==> flow/design.v (excerpt) <==
module apb_slave (
  input  logic        PCLK,
  input  logic        PRESETn,
  input  logic [31:0] PADDR,
  input  logic        PSEL,
  input  logic        PENABLE,
  input  logic        PWRITE,
  input  logic [31:0] PWDATA,
  output logic [31:0] PRDATA,
  output logic        PREADY,
  output logic        PSLVERR
);
Size: roughly 4300 cells after synthesis.
==> flow/config.mk <==
export PLATFORM = sky130hd
export DESIGN_NAME = apb_slave
export DESIGN_NICKNAME = apb_slave
export VERILOG_FILES = /design/flow/design.v
export SDC_FILE = /design/flow/constraint.sdc
export NUM_CORES = 4
export LEC_CHECK = 0
export ABC_AREA = 1
export CAP_MARGIN = 10
export CELL_PAD_IN_SITES_GLOBAL_PLACEMENT = 0
export CORE_MARGIN = 2
export CORE_UTILIZATION = 72
export CTS_CLUSTER_SIZE = 72
export GPL_ROUTABILITY_DRIVEN = 0
export GPL_TIMING_DRIVEN = 1
export HOLD_SLACK_MARGIN = -0.09
export MAX_ROUTING_LAYER = met5
export MIN_ROUTING_LAYER = met1
export PLACE_DENSITY = 0.63
export SLEW_MARGIN = 20
export TNS_END_PERCENT = 80
==> flow/constraint.sdc <==
create_clock -name core_clock -period 2.18 [get_ports {PCLK}]
set_input_delay 0.4360 -clock core_clock [delete_from_list [all_inputs] [get_ports {PCLK}]]
set_output_delay 0.4360 -clock core_clock [all_outputs]
set_load 0.01 [all_outputs]
run.sh (not shown) runs the stock make flow with config.mk's settings and CLKGATE_MAP_FILE=.
The starting point completed with no timing, DRC or antenna violations.
Edit:
==> flow/config.mk (replaced) <==
export PLATFORM = sky130hd
export DESIGN_NAME = apb_slave
export DESIGN_NICKNAME = apb_slave
export VERILOG_FILES = /design/flow/design.v
export SDC_FILE = /design/flow/constraint.sdc
export NUM_CORES = 4
export LEC_CHECK = 0
export CAP_MARGIN = 20
export CORE_MARGIN = 2
export CORE_UTILIZATION = 72
export CTS_CLUSTER_DIAMETER = 104
export SLEW_MARGIN = 20
==> flow/constraint.sdc (replaced) <==
create_clock -name core_clock -period 2.1 [get_ports {PCLK}]
set_input_delay 0.4200 -clock core_clock [delete_from_list [all_inputs] [get_ports {PCLK}]]
set_output_delay 0.4200 -clock core_clock [all_outputs]
set_load 0.01 [all_outputs]
=> The changed run produced a layout that fails on negative setup slack. Clock power fell by about 8%. Worst setup slack loses 0.32 ns. Area after synthesis fell by 17%. Final cell count fell by 56%. Core utilization rose by 3.3 points. Synthesized cell count fell by 65%. Die size fell by 17%.
Edit:
--- a/flow/config.mk
+++ b/flow/config.mk
@@ -7,6 +7,11 @@
 export LEC_CHECK = 0
+export ABC_AREA = 1
 export CAP_MARGIN = 20
+export CORE_ASPECT_RATIO = 1.35
 export CORE_MARGIN = 2
 export CORE_UTILIZATION = 72
-export CTS_CLUSTER_DIAMETER = 104
+export CTS_CLUSTER_DIAMETER = 279
+export CTS_CLUSTER_SIZE = 10
+export PLACE_DENSITY = 0.39
+export SETUP_SLACK_MARGIN = 0.4
 export SLEW_MARGIN = 20
==> flow/constraint.sdc (replaced) <==
create_clock -name core_clock -period 1.5 [get_ports {PCLK}]
set_input_delay 0.3000 -clock core_clock [delete_from_list [all_inputs] [get_ports {PCLK}]]
set_output_delay 0.3000 -clock core_clock [all_outputs]
set_load 0.01 [all_outputs]
The new run finished but fails on negative setup slack.
Cell area climbs by about a fifth.
Routed wire length climbs by well over a third.
Total power climbs by well over a third.
Cell count climbs by well over a third.
Count of clock-buffer cells in the layout drops by 9.


the previous run:
apb_slave again, from the RTL that the note above started with.
Settings: LEC_CHECK=0, ABC_AREA=1, CAP_MARGIN=10, CELL_PAD_IN_SITES_GLOBAL_PLACEMENT=0, CORE_MARGIN=2, CORE_UTILIZATION=70, CTS_CLUSTER_SIZE=43, GPL_ROUTABILITY_DRIVEN=0, GPL_TIMING_DRIVEN=1, MAX_ROUTING_LAYER=met5, MIN_ROUTING_LAYER=met1, SETUP_SLACK_MARGIN=0.56, SLEW_MARGIN=20, TNS_END_PERCENT=80; clock period 2.25 ns.
To summarise the previous run: no stage aborted, but the layout did not pass its checks, failing on setup timing.
## Diff of input files: the current run against the previous run
- MAX_ROUTING_LAYER no longer set, was met5
- GPL_TIMING_DRIVEN no longer set, was 1
- MIN_ROUTING_LAYER no longer set, was met1
- TNS_END_PERCENT no longer set, was 80
- CAP_MARGIN now 20, was 10
- SETUP_SLACK_MARGIN no longer set, was 0.56
- CORE_UTILIZATION now 69, was 70
- CELL_PAD_IN_SITES_GLOBAL_PLACEMENT no longer set, was 0
- CTS_CLUSTER_SIZE no longer set, was 43
- GPL_ROUTABILITY_DRIVEN no longer set, was 0
- the clock period (ns, I/O delays scaled along) now 7.99, was 2.25
Results
The current run: all stages complete, timing, DRC and antenna checks passed
The current run vs the previous run, cell with the biggest individual delay on the critical path: sky130_fd_sc_hd__buf_4 vs sky130_fd_sc_hd__a21oi_1
Slew at the pin closest to its max-slew limit in the current run vs the previous run: up 0.069 ns
Worst slack at placement in the current run is 2.86 ns above the previous run.
Relative to the previous run, combinational power has gone down in the current run.
From the previous run to the current run the numbers moved as follows: global-route track usage on met2 shows a reduction of 6.9 points, worst hold slack up 0.12 ns.


apb_slave again, from the RTL that the note above started with.
Settings: LEC_CHECK=0, ABC_AREA=1, CAP_MARGIN=10, CELL_PAD_IN_SITES_DETAIL_PLACEMENT=1, CELL_PAD_IN_SITES_GLOBAL_PLACEMENT=0, CORE_ASPECT_RATIO=1.87, CORE_MARGIN=2, CORE_UTILIZATION=57, GPL_ROUTABILITY_DRIVEN=0, GPL_TIMING_DRIVEN=0, HOLD_SLACK_MARGIN=0.25, MAX_ROUTING_LAYER=met5, MIN_ROUTING_LAYER=met2, PLACE_DENSITY=0.46, SLEW_MARGIN=20, TNS_END_PERCENT=80; clock period 5.12 ns.
The first run ended with an error in global routing (5_1_grt).
Change:
ABC_AREA = unset   (was 1)
CAP_MARGIN = 20   (was 10)
CELL_PAD_IN_SITES_DETAIL_PLACEMENT = unset   (was 1)
CELL_PAD_IN_SITES_GLOBAL_PLACEMENT = 1   (was 0)
CORE_ASPECT_RATIO = unset   (was 1.87)
CORE_UTILIZATION = 40   (was 57)
GPL_ROUTABILITY_DRIVEN = unset   (was 0)
GPL_TIMING_DRIVEN = unset   (was 0)
HOLD_SLACK_MARGIN = unset   (was 0.25)
MAX_ROUTING_LAYER = unset   (was met5)
PLACE_DENSITY = unset   (was 0.46)
TNS_END_PERCENT = unset   (was 80)
clock period = 5.0 ns   (was 5.12 ns; I/O delays follow)
After rerunning: This time the run completed without violations; synthesized area went down by 17%; synthesized cell count went down by 65%; die size went up by 18%.
Change:
ABC_AREA = 1   (was unset)
CELL_PAD_IN_SITES_GLOBAL_PLACEMENT = unset   (was 1)
CORE_UTILIZATION = 72   (was 40)
CTS_CLUSTER_DIAMETER = 357   (was unset)
MIN_ROUTING_LAYER = unset   (was met2)
PLACE_DENSITY = 0.63   (was unset)
SETUP_SLACK_MARGIN = -0.13   (was unset)
clock period = 2.14 ns   (was 5.0 ns; I/O delays follow)
Outcome:
- The new run completed with no timing, DRC or antenna violations
- count of clock-buffer cells in the layout is lower by 11
- total power rises by well over a third
- register-to-register slack degrades by 2.2 ns
- design area grows by about a fifth
- clock power came out higher by well over a third
- global-route usage goes up by 21 points
Change:
ABC_AREA = unset   (was 1)
CTS_CLUSTER_DIAMETER = unset   (was 357)
PLACE_DENSITY = unset   (was 0.63)
SETUP_SLACK_MARGIN = -0.16   (was -0.13)
clock period = 2.12 ns   (was 2.14 ns; I/O delays follow)
Result: Now the flow ran to the end with violations: negative setup slack; critical path depth went up by 9; die area falls by about a fifth; area after synthesis went down by about a fifth; worst setup slack got worse by 0.22 ns; register-to-register slack got worse by 0.30 ns.
Power figures rest on the tool's default switching activity, not on a simulated workload.
